==> build 88 <==
==> flow/design.v <==
module apb_slave (
  input  logic        PCLK,
  input  logic        PRESETn,
  input  logic [31:0] PADDR,
  input  logic        PSEL,
  input  logic        PENABLE,
  input  logic        PWRITE,
  input  logic [31:0] PWDATA,
  output logic [31:0] PRDATA,
  output logic        PREADY,
  output logic        PSLVERR
);
  logic [15:0] [31:0] registers;
  logic [3:0] addr_index;
  logic       addr_valid;
  assign addr_index = PADDR[5:2];
  assign addr_valid = (PADDR[31:6] == 0);
  typedef enum logic [1:0] {
    IDLE,
    SETUP,
    ACCESS
  } apb_state_t;
  apb_state_t current_state, next_state;
  always_ff @(posedge PCLK or negedge PRESETn) begin
    if (!PRESETn) begin
      current_state <= IDLE;
    end else begin
      current_state <= next_state;
    end
  end
  always_comb begin
    case (current_state)
      IDLE: begin
        if (PSEL && !PENABLE)
          next_state = SETUP;
        else
          next_state = IDLE;
      end
      SETUP: begin
        if (PSEL && PENABLE)
          next_state = ACCESS;
        else
          next_state = IDLE;
      end
      ACCESS: begin
        if (PSEL && !PENABLE)
          next_state = SETUP;
        else
          next_state = IDLE;
      end
      default:
        next_state = IDLE;
    endcase
  end
  always_ff @(posedge PCLK or negedge PRESETn) begin
    if (!PRESETn) begin
      for (int i = 0; i < 16; i++)
        registers[i] <= 32'h0;
      PRDATA <= 32'h0;
      PREADY <= 1'b1;   
      PSLVERR <= 1'b0;  
    end
    else begin
      PREADY <= (next_state != SETUP);
      PSLVERR <= 1'b0;
      if (current_state == SETUP && PSEL && PENABLE) begin
        if (!addr_valid) begin
          PSLVERR <= 1'b1;
        end
        else if (!PWRITE) begin
          PRDATA <= registers[addr_index];
        end
      end
      if (current_state == ACCESS && PSEL && PENABLE && addr_valid && PWRITE) begin
        registers[addr_index] <= PWDATA;
      end
    end
  end
endmodule
==> flow/run.sh <==
#!/bin/bash
# the make line also repeats each setting of config.mk as NAME=value (left out here)
make -C /OpenROAD-flow-scripts/flow DESIGN_CONFIG=/design/flow/config.mk WORK_HOME=/design/flow/orfs CLKGATE_MAP_FILE= finish
==> flow/config.mk <==
export PLATFORM = sky130hd
export DESIGN_NAME = apb_slave
export DESIGN_NICKNAME = apb_slave
export VERILOG_FILES = /design/flow/design.v
export SDC_FILE = /design/flow/constraint.sdc
export NUM_CORES = 4
export LEC_CHECK = 0
export CAP_MARGIN = 10
export CELL_PAD_IN_SITES_GLOBAL_PLACEMENT = 0
export CORE_MARGIN = 2
export CORE_UTILIZATION = 68
export GPL_ROUTABILITY_DRIVEN = 0
export GPL_TIMING_DRIVEN = 1
export MAX_ROUTING_LAYER = met5
export MIN_ROUTING_LAYER = met1
export SLEW_MARGIN = 20
export TNS_END_PERCENT = 80
==> flow/constraint.sdc <==
create_clock -name core_clock -period 2.18 [get_ports {PCLK}]
set_input_delay 0.4360 -clock core_clock [delete_from_list [all_inputs] [get_ports {PCLK}]]
set_output_delay 0.4360 -clock core_clock [all_outputs]
set_load 0.01 [all_outputs]
==> build 83 (differences from build 88) <==
CORE_UTILIZATION = 72   (was 68)
CTS_CLUSTER_SIZE = 43   (was not set)
HOLD_SLACK_MARGIN = -0.09   (was not set)
==> build 73 (differences from build 88) <==
ABC_AREA = 1   (was not set)
CAP_MARGIN = 20   (was 10)
CELL_PAD_IN_SITES_GLOBAL_PLACEMENT = not set   (was 0)
CORE_UTILIZATION = 72   (was 68)
CTS_CLUSTER_DIAMETER = 357   (was not set)
GPL_ROUTABILITY_DRIVEN = not set   (was 0)
GPL_TIMING_DRIVEN = not set   (was 1)
MAX_ROUTING_LAYER = not set   (was met5)
MIN_ROUTING_LAYER = not set   (was met1)
PLACE_DENSITY = 0.63   (was not set)
SETUP_SLACK_MARGIN = -0.13   (was not set)
TNS_END_PERCENT = not set   (was 80)
==> flow/constraint.sdc (replaced) <==
create_clock -name core_clock -period 2.14 [get_ports {PCLK}]
set_input_delay 0.4280 -clock core_clock [delete_from_list [all_inputs] [get_ports {PCLK}]]
set_output_delay 0.4280 -clock core_clock [all_outputs]
set_load 0.01 [all_outputs]
==> results <==
- Build 73 ran to the end with no violations. Build 88 finished but fails on negative setup slack. Build 83 finished but failed the layout checks on negative setup slack.
- Non-clock buffer count: build 88 < build 83 < build 73.
- The lowest clock-buffer cell count belongs to build 73, the highest to build 88.
- Sequential power is about the same in build 88 and build 73.
- Sequential share of layout area, highest first: build 88, build 83, build 73.
==> figures <==
Worst setup slack before clock tree synthesis: build 73 -0.418 ns; build 88 -0.831 ns; build 83 -0.905 ns
Power Internal: build 73 16.9 mW; build 88 16.2 mW; build 83 16.2 mW
Result of the run: build 73 finished clean; build 88 complete, but fails checks; build 83 complete, but fails checks
Layout check failures: build 73 -; build 88 negative setup slack; build 83 negative setup slack
Delay contributed by the slowest stage of the critical path: build 73 0.52 ns; build 88 0.54 ns; build 83 0.58 ns
Tally of clock buffers in the finished layout: build 73 84; build 88 90; build 83 85
Sequential group power: build 73 10.4 mW; build 88 10.2 mW; build 83 10.2 mW
Combinational logic power: build 73 2.70 mW; build 88 0.961 mW; build 83 0.979 mW
Final net count: build 73 4425; build 88 1734; build 83 1738
Non-clock inverters: build 73 47; build 88 6; build 83 6
Number of nets at floorplan: build 73 4369; build 88 1589; build 83 1589

---

==> inputs of v1 <==
Starts from the design.v that is shown in full above.
Settings: LEC_CHECK=0, ABC_AREA=1, CAP_MARGIN=10, CELL_PAD_IN_SITES_GLOBAL_PLACEMENT=0, CORE_MARGIN=2, CORE_UTILIZATION=72, CTS_CLUSTER_SIZE=10, GPL_ROUTABILITY_DRIVEN=0, GPL_TIMING_DRIVEN=1, HOLD_SLACK_MARGIN=-0.09, MAX_ROUTING_LAYER=met5, MIN_ROUTING_LAYER=met1, PLACE_DENSITY_LB_ADDON=0.07, SLEW_MARGIN=20, TNS_END_PERCENT=80; clock period 2.18 ns.
run.sh (not shown) runs the stock make flow with config.mk's settings and CLKGATE_MAP_FILE=.
==> inputs of v17, as changes to v1 <==
ABC_AREA = not set   (was 1)
CAP_MARGIN = 20   (was 10)
CELL_PAD_IN_SITES_GLOBAL_PLACEMENT = not set   (was 0)
CORE_UTILIZATION = 40   (was 72)
CTS_CLUSTER_SIZE = not set   (was 10)
GPL_ROUTABILITY_DRIVEN = not set   (was 0)
GPL_TIMING_DRIVEN = not set   (was 1)
HOLD_SLACK_MARGIN = not set   (was -0.09)
MAX_ROUTING_LAYER = not set   (was met5)
MIN_ROUTING_LAYER = not set   (was met1)
PLACE_DENSITY_LB_ADDON = not set   (was 0.07)
TNS_END_PERCENT = not set   (was 80)
==> flow/constraint.sdc (replaced) <==
create_clock -name core_clock -period 3.81 [get_ports {PCLK}]
set_input_delay 0.7620 -clock core_clock [delete_from_list [all_inputs] [get_ports {PCLK}]]
set_output_delay 0.7620 -clock core_clock [all_outputs]
set_load 0.01 [all_outputs]
==> notes <==
- Of v1 and v17, v1 has the higher via count (gap 140%, measured against v17).
- Against v1, the final cell count of v17 is lower by about 50%.
- Against v17, the die size of v1 is lower by 32%.
- The combinational power of v1 is 5.2 times that of v17.
- In flip-flop count, v1 and v17 do not differ.
- Against v1, the synthesized area of v17 is lower by about 17%.
==> figures <==
| item | v17 | v1 |
|---|---|---|
| Count of filler cells inserted in the layout | 5180 | 2546 |
| Area of the multi-input gates | 0.0101 mm² | 0.0143 mm² |
| Slew Limit Headroom | 0.338 | 0.416 |
| ClkCell Share | 0.0671 | 0.0475 |
| Horiz. Die Dim | 252 µm | 207 µm |
| Mean routed wirelength per cell | 24.3 µm | 21.7 µm |
| CP Launch Point | PWRITE | PRDATA[13] |
| Reported clock group power | 0.00561 W | 0.00915 W |
| Syn_area_per_cell | 16.1 µm² | 6.88 µm² |
| Pin count of the biggest net entering global routing | 128 | 85 |
| Inverters | 6 | 47 |
| Status | complete, no violations | complete, no violations |
| Total combinational power | 0.000490 W | 0.00254 W |
| Cts hold-fix bufs | 0 | 1 |

---

==> inputs of 11-03 <==
// apb_slave: RTL as listed in full above, without the edits since
Settings: LEC_CHECK=0, CAP_MARGIN=20, CORE_MARGIN=2, CORE_UTILIZATION=72, CTS_CLUSTER_SIZE=42, SLEW_MARGIN=20; clock period 2.15 ns.
==> 04-06: changes against 11-03 <==
--- a/flow/config.mk
+++ b/flow/config.mk
@@ -7,6 +7,16 @@
 export LEC_CHECK = 0
-export CAP_MARGIN = 20
+export ABC_AREA = 1
+export CAP_MARGIN = 10
+export CELL_PAD_IN_SITES_DETAIL_PLACEMENT = 1
+export CELL_PAD_IN_SITES_GLOBAL_PLACEMENT = 0
+export CORE_ASPECT_RATIO = 1.87
 export CORE_MARGIN = 2
-export CORE_UTILIZATION = 72
-export CTS_CLUSTER_SIZE = 42
+export CORE_UTILIZATION = 57
+export GPL_ROUTABILITY_DRIVEN = 0
+export GPL_TIMING_DRIVEN = 0
+export HOLD_SLACK_MARGIN = 0.25
+export MAX_ROUTING_LAYER = met5
+export MIN_ROUTING_LAYER = met2
+export PLACE_DENSITY = 0.46
 export SLEW_MARGIN = 20
+export TNS_END_PERCENT = 80
==> flow/constraint.sdc (replaced) <==
create_clock -name core_clock -period 5.12 [get_ports {PCLK}]
set_input_delay 1.0240 -clock core_clock [delete_from_list [all_inputs] [get_ports {PCLK}]]
set_output_delay 1.0240 -clock core_clock [all_outputs]
set_load 0.01 [all_outputs]
==> 10-16: changes against 11-03 <==
--- a/flow/config.mk
+++ b/flow/config.mk
@@ -7,6 +7,13 @@
 export LEC_CHECK = 0
-export CAP_MARGIN = 20
+export CAP_MARGIN = 10
+export CELL_PAD_IN_SITES_GLOBAL_PLACEMENT = 0
 export CORE_MARGIN = 2
 export CORE_UTILIZATION = 72
-export CTS_CLUSTER_SIZE = 42
+export CTS_CLUSTER_SIZE = 41
+export GPL_ROUTABILITY_DRIVEN = 0
+export GPL_TIMING_DRIVEN = 1
+export MAX_ROUTING_LAYER = met5
+export MIN_ROUTING_LAYER = met1
+export SETUP_SLACK_MARGIN = 0.63
 export SLEW_MARGIN = 20
+export TNS_END_PERCENT = 80
==> flow/constraint.sdc (replaced) <==
create_clock -name core_clock -period 2.18 [get_ports {PCLK}]
set_input_delay 0.4360 -clock core_clock [delete_from_list [all_inputs] [get_ports {PCLK}]]
set_output_delay 0.4360 -clock core_clock [all_outputs]
set_load 0.01 [all_outputs]
==> comparison table <==
Area share of the leading cell type in the synthesized netlist: 04-06 46.29%; 11-03 55.86%; 10-16 55.86%
Quantity of hold-fixing buffers added after cts: 04-06 0; 11-03 1; 10-16 1
Arithmetic-cell share of the synthesized area counting full adders, half adders and majority gates: 04-06 0.08462%; 11-03 0.1021%; 10-16 0.1021%
Buffers on Ports: 04-06 97; 11-03 100; 10-16 100
AND-OR/OR-AND share of the synthesized area: 04-06 2.238%; 11-03 2.022%; 10-16 2.022%
Mux frac, synth: 04-06 0%; 11-03 37.02%; 10-16 37.02%
Number of gates resized after cts: 04-06 0; 11-03 111; 10-16 251
Outcome: 04-06 did not finish; 11-03 complete, but fails checks; 10-16 did not finish
Stage where the flow stopped: 04-06 global routing; 11-03 -; 10-16 global routing
Layout check failures: 04-06 -; 11-03 negative setup slack; 10-16 -
Post-placement cell area: 04-06 31,580 um2; 11-03 26,840 um2; 10-16 26,970 um2
Yosys xor share: 04-06 0.05500%; 11-03 0.03574%; 10-16 0.03574%
Post-CTS setup buffers: 04-06 0; 11-03 10; 10-16 26
Area figure in the yosys stat output: 04-06 29,570 um2; 11-03 24,500 um2; 10-16 24,500 um2
Total Die Area: 04-06 53,810 um2; 11-03 35,530 um2; 10-16 35,530 um2
Mean instance size in the synthesized netlist: 04-06 6.880 um2; 11-03 16.14 um2; 10-16 16.14 um2
Proportion of synthesized chip area in sequential cells: 04-06 46.46%; 11-03 56.07%; 10-16 56.07%
Power figures rest on the tool's default switching activity, not on a simulated workload.
